==> inputs of run a <==
==> flow/design.v <==
module control_unit (
    input wire clk,
    input wire reset,
    input wire [3:0] opcode,
    input wire zero_flag,
    input wire carry_flag,
    output reg pc_inc,
    output reg pc_load,
    output reg ir_load,
    output reg acc_load,
    output reg mar_load,
    output reg mdr_load,
    output reg addr_sel,
    output reg mem_write
);
    localparam [2:0] 
        FETCH     = 3'b000,
        DECODE    = 3'b001,
        EXECUTE   = 3'b010,
        MEM_READ  = 3'b011,
        MEM_WRITE = 3'b100;
    reg [2:0] current_state, next_state;
    always @(posedge clk or posedge reset) begin
        if (reset)
            current_state <= FETCH;
        else
            current_state <= next_state;
    end
    always @(*) begin
        next_state = current_state;  
        case (current_state)
            FETCH: next_state = DECODE;
            DECODE: next_state = EXECUTE;
            EXECUTE: begin
                case (opcode)
                    4'b0001, 4'b0010, 4'b0011: next_state = MEM_READ;  
                    4'b0100: next_state = MEM_READ;   
                    4'b0101: next_state = MEM_WRITE;  
                    4'b1001: next_state = FETCH;      
                    4'b1010: next_state = FETCH;      
                    4'b1011: next_state = FETCH;      
                    default: next_state = FETCH;
                endcase
            end
            MEM_READ: next_state = FETCH;
            MEM_WRITE: next_state = FETCH;
            default: next_state = FETCH;
        endcase
    end
always @(*) begin
    pc_inc = 1'b0;
    pc_load = 1'b0;
    ir_load = 1'b0;
    acc_load = 1'b0;
    mar_load = 1'b0;
    mdr_load = 1'b0;
    addr_sel = 1'b0;
    mem_write = 1'b0;
    case (current_state)
        FETCH: begin
            pc_inc = 1'b1;
            ir_load = 1'b1;
        end
        DECODE: begin
            mar_load = 1'b1;
        end
        EXECUTE: begin
            case (opcode)
                4'b0101: begin   
                    mdr_load = 1'b1;
                end
                4'b0110: begin   
                    acc_load = 1'b1;
                end
                4'b0111: begin   
                    acc_load = 1'b1;
                end
                4'b1000: begin   
                    acc_load = 1'b1;
                end
                4'b1001: begin   
                    pc_load = 1'b1;
                end
                4'b1010: begin   
                    pc_load = zero_flag;
                end
                4'b1011: begin   
                    pc_load = carry_flag;
                end
                default: begin   
                end
            endcase
        end
        MEM_READ: begin   
            addr_sel = 1'b1;
            acc_load = 1'b1;
        end
        MEM_WRITE: begin
            addr_sel = 1'b1;
            mem_write = 1'b1;
        end
    endcase
end
endmodule
module datapath (
    input wire clk,
    input wire reset,
    input wire [7:0] data_in,
    input wire pc_inc,
    input wire pc_load,
    input wire ir_load,
    input wire acc_load,
    input wire mar_load,
    input wire mdr_load,
    input wire addr_sel,
    output reg [7:0] instruction,
    output reg [3:0] opcode,
    output reg [3:0] operand,
    output reg [7:0] alu_result,
    output reg zero_flag,
    output reg carry_flag,
    output reg [7:0] data_out,
    output reg [7:0] address
);
    reg [7:0] pc;         
    reg [7:0] acc;        
    reg [7:0] mar;        
    reg [7:0] mdr;        
    reg       carry;      
    reg [8:0] alu_temp;   
    always @(posedge clk or posedge reset) begin
        if (reset)
            instruction <= 8'b0;
        else if (ir_load)
            instruction <= data_in;
    end
    always @(*) begin
        opcode = instruction[7:4];
        operand = instruction[3:0];
    end
    always @(posedge clk or posedge reset) begin
        if (reset)
            pc <= 8'b0;
        else if (pc_load)
            pc <= {4'b0, operand};   
        else if (pc_inc)
            pc <= pc + 1;            
    end
    always @(posedge clk or posedge reset) begin
        if (reset) begin
            acc <= 8'b0;
            carry <= 1'b0;
        end else if (acc_load) begin
            acc <= alu_result;
            carry <= alu_temp[8];
        end
    end
    always @(posedge clk or posedge reset) begin
        if (reset)
            mar <= 8'b0;
        else if (mar_load)
            mar <= {4'b0, operand};  
    end
    always @(posedge clk or posedge reset) begin
        if (reset)
            mdr <= 8'b0;
        else if (mdr_load)
            mdr <= acc;  
    end
    always @(*) begin
        alu_temp = 9'b0;
        case (opcode)
            4'b0001: alu_temp = {1'b0, acc} + {1'b0, data_in};  
            4'b0010: alu_temp = {1'b0, acc} - {1'b0, data_in};  
            4'b0011: alu_temp = acc & data_in;                  
            4'b0100: alu_temp = data_in;                        
            4'b0110: alu_temp = ~{1'b0, acc};                   
            4'b0111: alu_temp = {acc, 1'b0};                    
            4'b1000: alu_temp = {1'b0, acc[7:1]};               
            default: alu_temp = {1'b0, acc};
        endcase
        alu_result = alu_temp[7:0];
        carry_flag = carry;
        zero_flag = (acc == 8'b0);
    end
    always @(*) begin
        data_out = mdr;
        address = (addr_sel) ? mar : pc;
    end
endmodule
module cpu_8bit (
    input wire clk,
    input wire reset,
    input wire [7:0] data_in,
    output wire [7:0] data_out,
    output wire [7:0] address,
    output wire mem_write
);
    wire [7:0] instruction;
    wire [3:0] opcode;
    wire [3:0] operand;
    wire [7:0] alu_result;
    wire zero_flag;
    wire carry_flag;
    wire pc_inc;
    wire pc_load;
    wire ir_load;
    wire acc_load;
    wire mar_load;
    wire mdr_load;
    wire addr_sel;
    control_unit ctrl (
        .clk(clk),
        .reset(reset),
        .opcode(opcode),
        .zero_flag(zero_flag),
        .carry_flag(carry_flag),
        .pc_inc(pc_inc),
        .pc_load(pc_load),
        .ir_load(ir_load),
        .acc_load(acc_load),
        .mar_load(mar_load),
        .mdr_load(mdr_load),
        .addr_sel(addr_sel),
        .mem_write(mem_write)
    );
    datapath dp (
        .clk(clk),
        .reset(reset),
        .data_in(data_in),
        .pc_inc(pc_inc),
        .pc_load(pc_load),
        .ir_load(ir_load),
        .acc_load(acc_load),
        .mar_load(mar_load),
        .mdr_load(mdr_load),
        .addr_sel(addr_sel),
        .instruction(instruction),
        .opcode(opcode),
        .operand(operand),
        .alu_result(alu_result),
        .zero_flag(zero_flag),
        .carry_flag(carry_flag),
        .data_out(data_out),
        .address(address)
    );
endmodule
==> flow/run.sh <==
#!/bin/bash
# the make line also repeats each setting of config.mk as NAME=value (left out here)
make -C /OpenROAD-flow-scripts/flow DESIGN_CONFIG=/design/flow/config.mk WORK_HOME=/design/flow/orfs CLKGATE_MAP_FILE= finish
==> flow/config.mk <==
export PLATFORM = sky130hd
export DESIGN_NAME = cpu_8bit
export DESIGN_NICKNAME = cpu_8bit
export VERILOG_FILES = /design/flow/design.v
export SDC_FILE = /design/flow/constraint.sdc
export NUM_CORES = 4
export LEC_CHECK = 0
export ABC_AREA = 0
export CAP_MARGIN = 30
export CELL_PAD_IN_SITES_DETAIL_PLACEMENT = 2
export CELL_PAD_IN_SITES_GLOBAL_PLACEMENT = 3
export CORE_ASPECT_RATIO = 1.32
export CORE_MARGIN = 2
export CORE_UTILIZATION = 20
export CTS_CLUSTER_DIAMETER = 75
export CTS_CLUSTER_SIZE = 89
export GPL_TIMING_DRIVEN = 0
export HOLD_SLACK_MARGIN = -0.09
export MIN_ROUTING_LAYER = met1
export PLACE_DENSITY_LB_ADDON = 0.02
export SETUP_SLACK_MARGIN = 0.56
export SLEW_MARGIN = 20
==> flow/constraint.sdc <==
create_clock -name core_clock -period 3.21 [get_ports {clk}]
set_input_delay 0.6420 -clock core_clock [delete_from_list [all_inputs] [get_ports {clk}]]
set_output_delay 0.6420 -clock core_clock [all_outputs]
set_load 0.01 [all_outputs]
==> inputs of run b, as changes to run a <==
ABC_AREA = default   (was 0)
CAP_MARGIN = 20   (was 30)
CELL_PAD_IN_SITES_DETAIL_PLACEMENT = default   (was 2)
CELL_PAD_IN_SITES_GLOBAL_PLACEMENT = default   (was 3)
CORE_ASPECT_RATIO = default   (was 1.32)
CORE_UTILIZATION = 72   (was 20)
CTS_CLUSTER_DIAMETER = default   (was 75)
CTS_CLUSTER_SIZE = default   (was 89)
GPL_TIMING_DRIVEN = default   (was 0)
HOLD_SLACK_MARGIN = default   (was -0.09)
MAX_ROUTING_LAYER = met4   (was default)
MIN_ROUTING_LAYER = default   (was met1)
PLACE_DENSITY = 0.65   (was default)
PLACE_DENSITY_LB_ADDON = default   (was 0.02)
SETUP_SLACK_MARGIN = default   (was 0.56)
==> flow/constraint.sdc (replaced) <==
create_clock -name core_clock -period 3.33 [get_ports {clk}]
set_input_delay 0.6660 -clock core_clock [delete_from_list [all_inputs] [get_ports {clk}]]
set_output_delay 0.6660 -clock core_clock [all_outputs]
set_load 0.01 [all_outputs]
==> summary of the runs <==
Hold slack: run b is better than run a (0.023 ns).
Die area: run b is smaller than run a (about 70%).
Sequential power: run a is lower than run b (about 0.6%).
Critical path depth: run a is higher than run b (1).
In run b the combinational power is smaller than in run a, by 25%.
In synthesized cell count, run a and run b do not differ.
Between run a and run b, the lower register-to-register slack is in run b (gap 0.22 ns).
Against run b, the clock skew of run a is lower by 0.0041 ns.
The first-iteration DRC count of run b is 3.6 times that of run a.
Against run b, the power of run a is larger by 25%.
Against run a, the non-clock buffer count of run b is lower by 23.

========
==> v5: inputs <==
RTL: the design.v shown in full above, as it stands there.
clock: 5.85 ns
lec_check: 0
cap_margin: 20
core_margin: 2
core_utilization: 28
slew_margin: 20
run.sh (not shown) runs the stock make flow with config.mk's settings and CLKGATE_MAP_FILE=.
==> v32 (differences from v5) <==
CORE_UTILIZATION = 29   (was 28)
==> flow/constraint.sdc (replaced) <==
create_clock -name core_clock -period 3.24 [get_ports {clk}]
set_input_delay 0.6480 -clock core_clock [delete_from_list [all_inputs] [get_ports {clk}]]
set_output_delay 0.6480 -clock core_clock [all_outputs]
set_load 0.01 [all_outputs]
==> summary of the runs <==
v32 finished clean. v5 went through all stages and came out clean. Between v5 and v32, the lower non-clock buffer count is in v5 (gap 11). Of v32 and v5, v32 has the higher worst hold slack (gap 0.014 ns). Via count is about the same in v32 and v5. Of v32 and v5, v32 has the higher design area (gap about 2%, measured against v5). Against v32, the final cell count of v5 is lower by 2.4%. In v5 the utilization is lower than in v32, by 1.4 points.

========
==> pepper <==
Starts from the design.v that is shown in full above.
export LEC_CHECK = 0
export ABC_AREA = 1
export CAP_MARGIN = 10
export CORE_ASPECT_RATIO = 1.55
export CORE_MARGIN = 2
export CORE_UTILIZATION = 63
export CTS_CLUSTER_SIZE = 73
export GPL_TIMING_DRIVEN = 0
export SLEW_MARGIN = 20
create_clock -name core_clock -period 4.0 [get_ports {clk}]
==> yarrow (differences from pepper) <==
ABC_AREA = not set   (was 1)
CAP_MARGIN = 20   (was 10)
CORE_ASPECT_RATIO = not set   (was 1.55)
CORE_MARGIN = 5   (was 2)
CORE_UTILIZATION = 52   (was 63)
CTS_CLUSTER_DIAMETER = 216   (was not set)
CTS_CLUSTER_SIZE = 100   (was 73)
GPL_TIMING_DRIVEN = not set   (was 0)
TNS_END_PERCENT = 15   (was not set)
==> quartz (differences from pepper) <==
ABC_AREA = not set   (was 1)
CAP_MARGIN = 20   (was 10)
CORE_ASPECT_RATIO = 0.5   (was 1.55)
CORE_UTILIZATION = 31   (was 63)
CTS_CLUSTER_DIAMETER = 216   (was not set)
CTS_CLUSTER_SIZE = 100   (was 73)
GPL_TIMING_DRIVEN = not set   (was 0)
TNS_END_PERCENT = 15   (was not set)
==> summary.txt <==
number of cells produced by synthesis: 299
R2R depth: 9
Post-synth seq share: 35.0%
HPWL Detailed: 5230 µm
number of non-clock buffers: 30
Synth top area share: 35.0%
power per cell area: 821 nW/µm²
pin count of the biggest net entering global routing: 41
outcome: complete, no violations
XOR/XNOR Fraction of Synth Area: 5.82%
CTS Root Buffer Type: sky130_fd_sc_hd__clkbuf_16
most common cell in the netlist: sky130_fd_sc_hd__dfrtp_1
Max Clock Skew: 0.00665 ns
pre-placement core utilization: 32.4%
number of cell instances after yosys synthesis: 299
number of vias after detailed routing: 2313
That was quartz.
==> summary.txt <==
number of cell instances after yosys synthesis: 299
Post-synth seq share: 35.0%
Max Clock Skew: 0.00873 ns
pin count of the biggest net entering global routing: 41
most common cell in the netlist: sky130_fd_sc_hd__dfrtp_1
outcome: complete, no violations
number of vias after detailed routing: 2346
CTS Root Buffer Type: sky130_fd_sc_hd__clkbuf_8
power per cell area: 807 nW/µm²
That was yarrow.
==> summary.txt <==
XOR/XNOR Fraction of Synth Area: 2.84%
HPWL Detailed: 5340 µm
outcome: complete, no violations
Post-synth seq share: 36.1%
R2R depth: 16
Synth top area share: 36.1%
pre-placement core utilization: 64.3%
Max Clock Skew: 0.00711 ns
power per cell area: 771 nW/µm²
number of cell instances after yosys synthesis: 397
That was pepper.

========
==> inputs of trial 80 <==
Starts from the design.v that is shown in full above.
export LEC_CHECK = 0
export CAP_MARGIN = 20
export CORE_ASPECT_RATIO = 0.5
export CORE_MARGIN = 2
export CORE_UTILIZATION = 55
export CTS_CLUSTER_DIAMETER = 216
export CTS_CLUSTER_SIZE = 100
export HOLD_SLACK_MARGIN = 0.3
export SETUP_SLACK_MARGIN = -0.4
export SLEW_MARGIN = 20
export TNS_END_PERCENT = 15
create_clock -name core_clock -period 4.0 [get_ports {clk}]
==> trial 71: changes against trial 80 <==
Settings changed: CORE_ASPECT_RATIO 0.5 to not set, CORE_UTILIZATION 55 to 65, CTS_CLUSTER_DIAMETER 216 to not set, CTS_CLUSTER_SIZE 100 to not set, HOLD_SLACK_MARGIN 0.3 to not set, SETUP_SLACK_MARGIN -0.4 to 0.68, TNS_END_PERCENT 15 to not set.
==> flow/constraint.sdc (replaced) <==
create_clock -name core_clock -period 2.7 [get_ports {clk}]
set_input_delay 0.5400 -clock core_clock [delete_from_list [all_inputs] [get_ports {clk}]]
set_output_delay 0.5400 -clock core_clock [all_outputs]
set_load 0.01 [all_outputs]
==> summary of the runs <==
In trial 80 the global-route usage is lower than in trial 71, by 5.8 points.
In trial 80 the worst hold slack is worse than in trial 71, by 0.033 ns.
Flip-flop count is the same in trial 71 and trial 80.
Synthesized area is the same in trial 80 and trial 71.
==> figures <==
|  | trial 71 | trial 80 |
|---|---|---|
| Run status | no timing/DRC/antenna violations | no timing/DRC/antenna violations |
| Non-filler cells, final | 432 | 394 |
| Vias in the first global route | 2615 | 2249 |
| Switch share | 44.6% | 44.9% |
| Reg2reg path depth | 11 | 10 |
| Met1 Routed Length | 3.58 mm | 3.43 mm |
| GR Layer Usage met2 | 50.2% | 44.9% |
| Unrepaired setup endpoints after global routing | true | false |
| Hold slack final | 0.519 ns | 0.486 ns |
| Leak | 1.72 nW | 1.39 nW |

========
==> build 7 <==
RTL: the design.v shown in full above, as it stands there.
clock: 4.0 ns
lec_check: 0
abc_area: 1
cap_margin: 10
core_aspect_ratio: 0.67
core_margin: 4
core_utilization: 63
cts_cluster_size: 73
gpl_timing_driven: 0
max_routing_layer: met4
slew_margin: 20
==> trial 73: changes against build 7 <==
==> flow/config.mk (replaced) <==
export PLATFORM = sky130hd
export DESIGN_NAME = cpu_8bit
export DESIGN_NICKNAME = cpu_8bit
export VERILOG_FILES = /design/flow/design.v
export SDC_FILE = /design/flow/constraint.sdc
export NUM_CORES = 4
export LEC_CHECK = 0
export CAP_MARGIN = 20
export CORE_MARGIN = 2
export CORE_UTILIZATION = 40
export SLEW_MARGIN = 20
==> flow/constraint.sdc (replaced) <==
create_clock -name core_clock -period 3.24 [get_ports {clk}]
set_input_delay 0.6480 -clock core_clock [delete_from_list [all_inputs] [get_ports {clk}]]
set_output_delay 0.6480 -clock core_clock [all_outputs]
set_load 0.01 [all_outputs]
==> build 12: changes against build 7 <==
==> flow/config.mk (replaced) <==
export PLATFORM = sky130hd
export DESIGN_NAME = cpu_8bit
export DESIGN_NICKNAME = cpu_8bit
export VERILOG_FILES = /design/flow/design.v
export SDC_FILE = /design/flow/constraint.sdc
export NUM_CORES = 4
export LEC_CHECK = 0
export ABC_AREA = 1
export CAP_MARGIN = 20
export CORE_MARGIN = 2
export CORE_UTILIZATION = 62
export SLEW_MARGIN = 20
export TNS_END_PERCENT = 15
==> flow/constraint.sdc (replaced) <==
create_clock -name core_clock -period 3.33 [get_ports {clk}]
set_input_delay 0.6660 -clock core_clock [delete_from_list [all_inputs] [get_ports {clk}]]
set_output_delay 0.6660 -clock core_clock [all_outputs]
set_load 0.01 [all_outputs]
==> notes <==
In critical path depth, trial 73 and build 12 do not differ.
Routed wire length: build 7 > trial 73 > build 12.
Of build 7 and trial 73, trial 73 has the higher worst hold slack (gap 0.021 ns).
In build 12 the synthesized cell count is higher than in trial 73, by 33%.
Register-to-register slack: trial 73 < build 12 < build 7.
The lowest non-clock buffer count belongs to build 12, the highest to trial 73.
==> figures <==
	build 12	trial 73	build 7
Power drawn by the combinational cells	1.73 mW	1.91 mW	1.50 mW
Placed wire-length estimate	4930 um	5350 um	5380 um
Worst setup slack after layout	0.290 ns	0.468 ns	0.613 ns
Routed length on met1	3170 um	3430 um	3330 um
Flop2flop setup slack	0.71 ns	0.58 ns	1.23 ns
Final area over synthesized area	1.155x	1.165x	1.170x
Cell variety after synth	34	58	34
Run status	complete, no violations	complete, no violations	complete, no violations
First-pass GRT wire length	11200 um	12400 um	12000 um
# clk buffers	5	5	7
Number of combinational gates with multiple inputs	296	232	296
Synth Area in Compound Gates	0.106	0.176	0.106
Largest net degree at the start of global routing	41	41	26
Power and IR drop assume default switching activity.
